## run A
Design fp64_add, start of the top module:
module fp64_add(input clk, input [63:0] a, input [63:0] b, output reg [63:0] s);
make LEC_CHECK=0 CAP_MARGIN=20 CORE_MARGIN=2 CORE_UTILIZATION=58 SLEW_MARGIN=20 finish   # period 16.5 ns
run.sh (not shown) runs the stock make flow with config.mk's settings and CLKGATE_MAP_FILE=.
The log for run A ends in 5_1_grt with error GRT-0116, so the run never completed.
[inputs] run B vs run A
Settings: swapping 58 for 66 in CORE_UTILIZATION; putting CTS_CLUSTER_DIAMETER at 235 where nothing was set; putting HOLD_SLACK_MARGIN at -0.1 where nothing was set; putting PLACE_DENSITY at 0.67 where nothing was set; putting ABC_AREA at 1 where nothing was set; swapping 16.5 for 12.4 in the clock period (ns, I/O delays scaled along).
[summary]
Across run B and run A, no clean finish was achieved.
Run A terminated abnormally: 5_1_grt reported GRT-0116.
Sort run B and run A by adder-cell share of the synthesized area desc -> top: run A
NOTE net count entering floorplan run A->run B increased by more than 10%
What run A reported for instance count of the mapped netlist has to be multiplied by 1.3 to get the figure for run B.
The higher sequential share of the synthesized area came out of run A.
The area after synthesis reported for run B is greater than that of run A by about 1.7%.
[inputs] run C vs run B
Settings: CTS_CLUSTER_DIAMETER no longer set, was 235; ABC_AREA no longer set, was 1; PLACE_DENSITY no longer set, was 0.67; CORE_UTILIZATION now 25, was 66; HOLD_SLACK_MARGIN no longer set, was -0.1; the clock period (ns, I/O delays scaled along) now 29.7, was 12.4.
Results
- Run C completed end to end with timing, DRC and antenna clean.
- Run C vs run B: chip area up in run C
- Relative to run B, the area reported by Yosys stat measured on run C has decreased slightly.
- Post-synthesis area per instance for run C: about 25% up relative to run B
- From run B to run C the numbers moved as follows: share of synthesized area occupied by flip-flops and latches grew by 0.31 points, detailed placement HPWL grew by about 4.5%, multiplexer share of the synthesized area grew by 10 points, synthesized area shrank by about 1.6%.
The inputs of run D differ from those of run C as listed below.
Settings: putting HOLD_SLACK_MARGIN at 0.08 where nothing was set; swapping 25 for 40 in CORE_UTILIZATION; putting CORE_ASPECT_RATIO at 1.8 where nothing was set; putting CTS_CLUSTER_SIZE at 16 where nothing was set; swapping 2 for 10 in CORE_MARGIN; putting ABC_AREA at 1 where nothing was set; putting SETUP_SLACK_MARGIN at 3.89 where nothing was set; swapping 29.7 for 16.6 in the clock period (ns, I/O delays scaled along).
Findings:
- Run C and run D: one clean run, run C; the rest did not finish clean.
- As of run D, die size had fallen by more than a quarter compared to run C.
- Post-synthesis xor/xnor area fraction: run D vs run C down 0.56 points
- Lower routed length on met2 was reported by run C, not run D.
- Run D — synthesized netlist cell count about 27% higher, run C as reference
- Overall via count from detail_route, run D vs run C: up by more than a quarter
- End of the critical path: s[43]$_SDFF_PP1_ -> run C, s[60]$_SDFF_PP1_ -> run D
- Looking at final setup violation count, run D sits 64 above run C.
- Total track usage ends up lower on run C.


v30:
Starting RTL as in the previous note.
==> flow/design.v (excerpt) <==
module fp64_add(input clk, input [63:0] a, input [63:0] b, output reg [63:0] s);
    reg  [63:0] a_q, b_q;
    wire [63:0] sum;
    dfa u_dfa(.I1(a_q), .I2(b_q), .Final_exp(sum));
    always @(posedge clk) begin
        a_q <= a;
        b_q <= b;
        s   <= sum;
    end
endmodule
Settings: LEC_CHECK=0, CAP_MARGIN=20, CORE_MARGIN=2, CORE_UTILIZATION=50, SETUP_SLACK_MARGIN=4.75, SLEW_MARGIN=20; clock period 16.5 ns.
v30 is listed as incomplete: the tool reported an error in global routing and the run ended there.
Here is what was changed in the inputs of v14 compared with v30.
Settings: PLACE_DENSITY now 0.38, previously not set; SETUP_SLACK_MARGIN now 2.3, was 4.75; ABC_AREA now 1, previously not set; CORE_UTILIZATION now 72, was 50; CTS_CLUSTER_SIZE now 95, previously not set; CTS_CLUSTER_DIAMETER now 352, previously not set; TNS_END_PERCENT now 40, previously not set.
--- outcome ---
FAIL v14 @ detailed placement: tool exited with error. [compare] base=v30 new=v14: synthesized area +1.7%; post-synthesis cell count from yosys +731; area reported by Yosys stat +1.7%. v30 → v14: XOR/XNOR share of the synthesized area shows a reduction of 0.56 points, horizontal die dimension lower. Against v30, v14 comes in 9.8 points lower on area share of and-or/or-and cells after synthesis. On adder-cell area share of the yosys netlist: v14 sits below v30. Diff v30..v14 | number of I/O pins | unchanged. Number of nets produced by synthesis was lower in the run labelled v30.


Setup of v15:
fp64_add again, from the RTL that the note above started with.
make LEC_CHECK=0 ABC_AREA=1 CAP_MARGIN=30 CELL_PAD_IN_SITES_DETAIL_PLACEMENT=2 CELL_PAD_IN_SITES_GLOBAL_PLACEMENT=1 CORE_ASPECT_RATIO=0.88 CORE_MARGIN=10 CORE_UTILIZATION=60 CTS_CLUSTER_DIAMETER=45 CTS_CLUSTER_SIZE=18 HOLD_SLACK_MARGIN=0.16 MAX_ROUTING_LAYER=met4 PLACE_DENSITY_LB_ADDON=0.07 SLEW_MARGIN=20 TNS_END_PERCENT=55 finish   # period 32.7 ns
v15: it failed during global placement without I/O, and the tool reported FLW-0024.
Changes in v50 relative to v15:
==> flow/config.mk <==
export PLATFORM = sky130hd
export DESIGN_NAME = fp64_add
export DESIGN_NICKNAME = fp64_add
export VERILOG_FILES = /design/flow/design.v
export SDC_FILE = /design/flow/constraint.sdc
export NUM_CORES = 4
export LEC_CHECK = 0
export CAP_MARGIN = 20
export CORE_MARGIN = 2
export CORE_UTILIZATION = 50
export SETUP_SLACK_MARGIN = 4.23
export SLEW_MARGIN = 20
==> flow/constraint.sdc <==
create_clock -name core_clock -period 16.5 [get_ports {clk}]
set_input_delay 3.3000 -clock core_clock [delete_from_list [all_inputs] [get_ports {clk}]]
set_output_delay 3.3000 -clock core_clock [all_outputs]
set_load 0.01 [all_outputs]
Notes after the runs:
Compared with v15, v50 shows a initial core utilization that is 10 points lower. In v50 relative to v15, core box area had gone up by more than 10%. v15 -> v50: synthesized area per cell increased by more than 10%. v50 against v15; cell count in the Yosys report is down by more than 10%. Adder-cell share of the synthesized area, v15 and v50: lower on v15. Die span in x: v50 < v15. Between v15 and v50, the die area figures differ only marginally. Standard-cell row count (higher): v50. v50 did not finish; a tool error ended it in global routing. v50 vs. v15: area figure in the yosys stat output dropped 330 um^2; synthesized cell count dropped 731.
Inputs modified between v50 and v5:
-- flow/config.mk --
<<< v50, line 10
export CORE_UTILIZATION = 50
export SETUP_SLACK_MARGIN = 4.23
>>> v5, line 10
export CORE_UTILIZATION = 21
==> flow/constraint.sdc <==
create_clock -name core_clock -period 29.7 [get_ports {clk}]
set_input_delay 5.9400 -clock core_clock [delete_from_list [all_inputs] [get_ports {clk}]]
set_output_delay 5.9400 -clock core_clock [all_outputs]
set_load 0.01 [all_outputs]
Notes after the runs:
Comparing v50 against v5, there is no change at all in number of distinct library cells after synthesis.
Side by side, pre-placement core utilization turned out lower in v5 than in v50.
Comparing v5 with v50, the synthesized cell count came out essentially unchanged.
v5 against v50; vertical extent of the die is up by more than half.
v5: all stages complete, timing, DRC and antenna checks passed
From v50 to v5 the numbers moved as follows: post-place instance area saw a decrease, number of CTS-inserted buffers saw little to no change, cell total after placement saw an increase, pre-CTS setup slack saw an increase.
In the flow results for v50 and v5, the die area is smaller on v50.
### v5 -> v39
-- flow/config.mk --
<<< v5, line 8
>>> v39, line 8
export ABC_AREA = 1
<<< v5, line 9
export CORE_MARGIN = 2
export CORE_UTILIZATION = 21
>>> v39, line 10
export CORE_ASPECT_RATIO = 1.8
export CORE_MARGIN = 8
export CORE_UTILIZATION = 40
export CTS_CLUSTER_DIAMETER = 40
export CTS_CLUSTER_SIZE = 16
export HOLD_SLACK_MARGIN = 0.08
export MIN_ROUTING_LAYER = met2
export SETUP_SLACK_MARGIN = 3.4
==> flow/constraint.sdc <==
create_clock -name core_clock -period 16.6 [get_ports {clk}]
set_input_delay 3.3200 -clock core_clock [delete_from_list [all_inputs] [get_ports {clk}]]
set_output_delay 3.3200 -clock core_clock [all_outputs]
set_load 0.01 [all_outputs]
==> results <==
- For v39, the flow was terminated by a tool error in global routing and produced no final design.
- Area fraction in mux cells for v39: 10 points down relative to v5
- Cell count in the Yosys report, v5 and v39: higher on v39
- A dominant non-sequential cell family after synthesis of AND-OR/OR-AND gates is what v5 shows, while simple AND/OR/NAND/NOR gates belongs to v39.
- Vertical extent of the die ends up lower on v5.
- As far as number of clock buffers inserted by TritonCTS goes, v39 and v5 are indistinguishable; the numbers are identical.
- Placed standard-cell area went up by more than 10% going from v5 to v39.
- Going from v5 to v39, final RePlAce weighted congestion grows by about 30%.
- Gate count of the mapped netlist (lower): v5


## build 17
Starting RTL as in the previous note.
clock: 16.5 ns
lec_check: 0
abc_area: 1
cap_margin: 20
core_margin: 2
core_utilization: 72
cts_cluster_diameter: 352
cts_cluster_size: 95
hold_slack_margin: 0.3
place_density: 0.38
setup_slack_margin: 2.3
slew_margin: 20
tns_end_percent: 40
In the summary table, build 17 is marked failed, with error DPL-0038 raised in 3_5_place_dp.
Setup changes, build 17 to build 13
- CTS_CLUSTER_DIAMETER now 393, was 352
- TNS_END_PERCENT now 5, was 40
- PLACE_DENSITY no longer set, was 0.38
- CORE_ASPECT_RATIO now 0.5, previously not set
- CTS_CLUSTER_SIZE now 100, was 95
- HOLD_SLACK_MARGIN no longer set, was 0.3
- ABC_AREA no longer set, was 1
- SETUP_SLACK_MARGIN no longer set, was 2.3
- CORE_UTILIZATION now 40, was 72
- the clock period (ns, I/O delays scaled along) now 30.0, was 16.5
[summary]
- The flow ran to completion for all of build 17 and build 13 but build 17, which stopped partway.
- Build 17 is listed as incomplete: the tool reported an error in 3_5_place_dp and the run ended there.
- When build 13 is measured against build 17, its synthesized cell count turns out 731 lower.
- For build 17, the biggest combinational cell group after synthesis was simple AND/OR/NAND/NOR gates, unlike build 13, where it was AND-OR/OR-AND gates.
- Number of different library cells in the post-synthesis netlist ends up higher on build 13.
- Floorplan die height was lower in build 13 than in build 17.
- The die used by build 13 is larger than the one used by build 17.
- Build 13 vs. build 17: initial standard-cell utilization of the core lower, synthesized area now smaller, number of nets in the synthesized netlist fell by 20%.
- Taking build 17 as the reference point, the final weighted congestion of routability-driven global placement of build 13 falls by about 12%.
- Going from build 17 to build 13, sequential element share of the synthesized area grows by 0.31 points.
- Area of the synthesized netlist per yosys stat (build 13 over build 17): decrease, about 1.6%
- Build 17 -> build 13: overall die width increased by more than half
Input-level comparison between build 16 and build 13:
- CORE_MARGIN now 10, was 2
- CTS_CLUSTER_SIZE now 79, was 100
- CTS_CLUSTER_DIAMETER no longer set, was 393
- TNS_END_PERCENT no longer set, was 5
- CORE_ASPECT_RATIO no longer set, was 0.5
- HOLD_SLACK_MARGIN now 0.08, previously not set
- SETUP_SLACK_MARGIN now 3.89, previously not set
- the clock period (ns, I/O delays scaled along) now 16.6, was 30.0
==> comparison <==
Layout checks on build 16: not met. Flow itself completed; violations: negative setup slack.
Of build 16 and build 13, it is build 16 that has the lower global-route usage.
Looking at logic gate share of total power, build 16 sits above build 13.
Proportion of cell area occupied by registers (build 16 over build 13): decrease, 4.5 points
The run showing the smaller relative area change from synthesis to final layout is build 13.
Between build 13 and build 16, the starting utilization of the core area does not differ in any meaningful way.
Build 16 does better than build 13 on post-route minimum period.
Setup slack: build 16 less than build 13
Sort build 13 and build 16 by total power draw asc -> top: build 13
Input-level comparison between build 30 and build 16:
- setting CELL_PAD_IN_SITES_GLOBAL_PLACEMENT to 2 for the first time
- setting GPL_TIMING_DRIVEN to 1 for the first time
- changing SLEW_MARGIN from 20 to 10
- setting TNS_END_PERCENT to 100 for the first time
- setting CORE_ASPECT_RATIO to 0.53 for the first time
- changing CTS_CLUSTER_SIZE from 79 to 57
- setting MIN_ROUTING_LAYER to met2 for the first time
- setting CTS_CLUSTER_DIAMETER to 104 for the first time
- setting CELL_PAD_IN_SITES_DETAIL_PLACEMENT to 2 for the first time
- removing SETUP_SLACK_MARGIN (formerly 3.89)
- setting PLACE_DENSITY_LB_ADDON to 0.04 for the first time
- changing HOLD_SLACK_MARGIN from 0.08 to -0.09
- changing CORE_MARGIN from 10 to 2
- changing CORE_UTILIZATION from 40 to 25
- changing the clock period (ns, I/O delays scaled along) from 16.6 to 16.9
==> results <==
- The log for build 30 ends in 5_1_grt with error GRT-0116, so the run never completed.
- Taking build 16 over build 30, the full die area ratio works out to 0.72.
- Compared with build 16, in build 30 vertical die dimension went down 34 microns, synthesized cell count now sits at about the same level, post-synthesis async set-or-reset flop share about even.
No activity file was given, so power comes from the tool's default toggle rates.
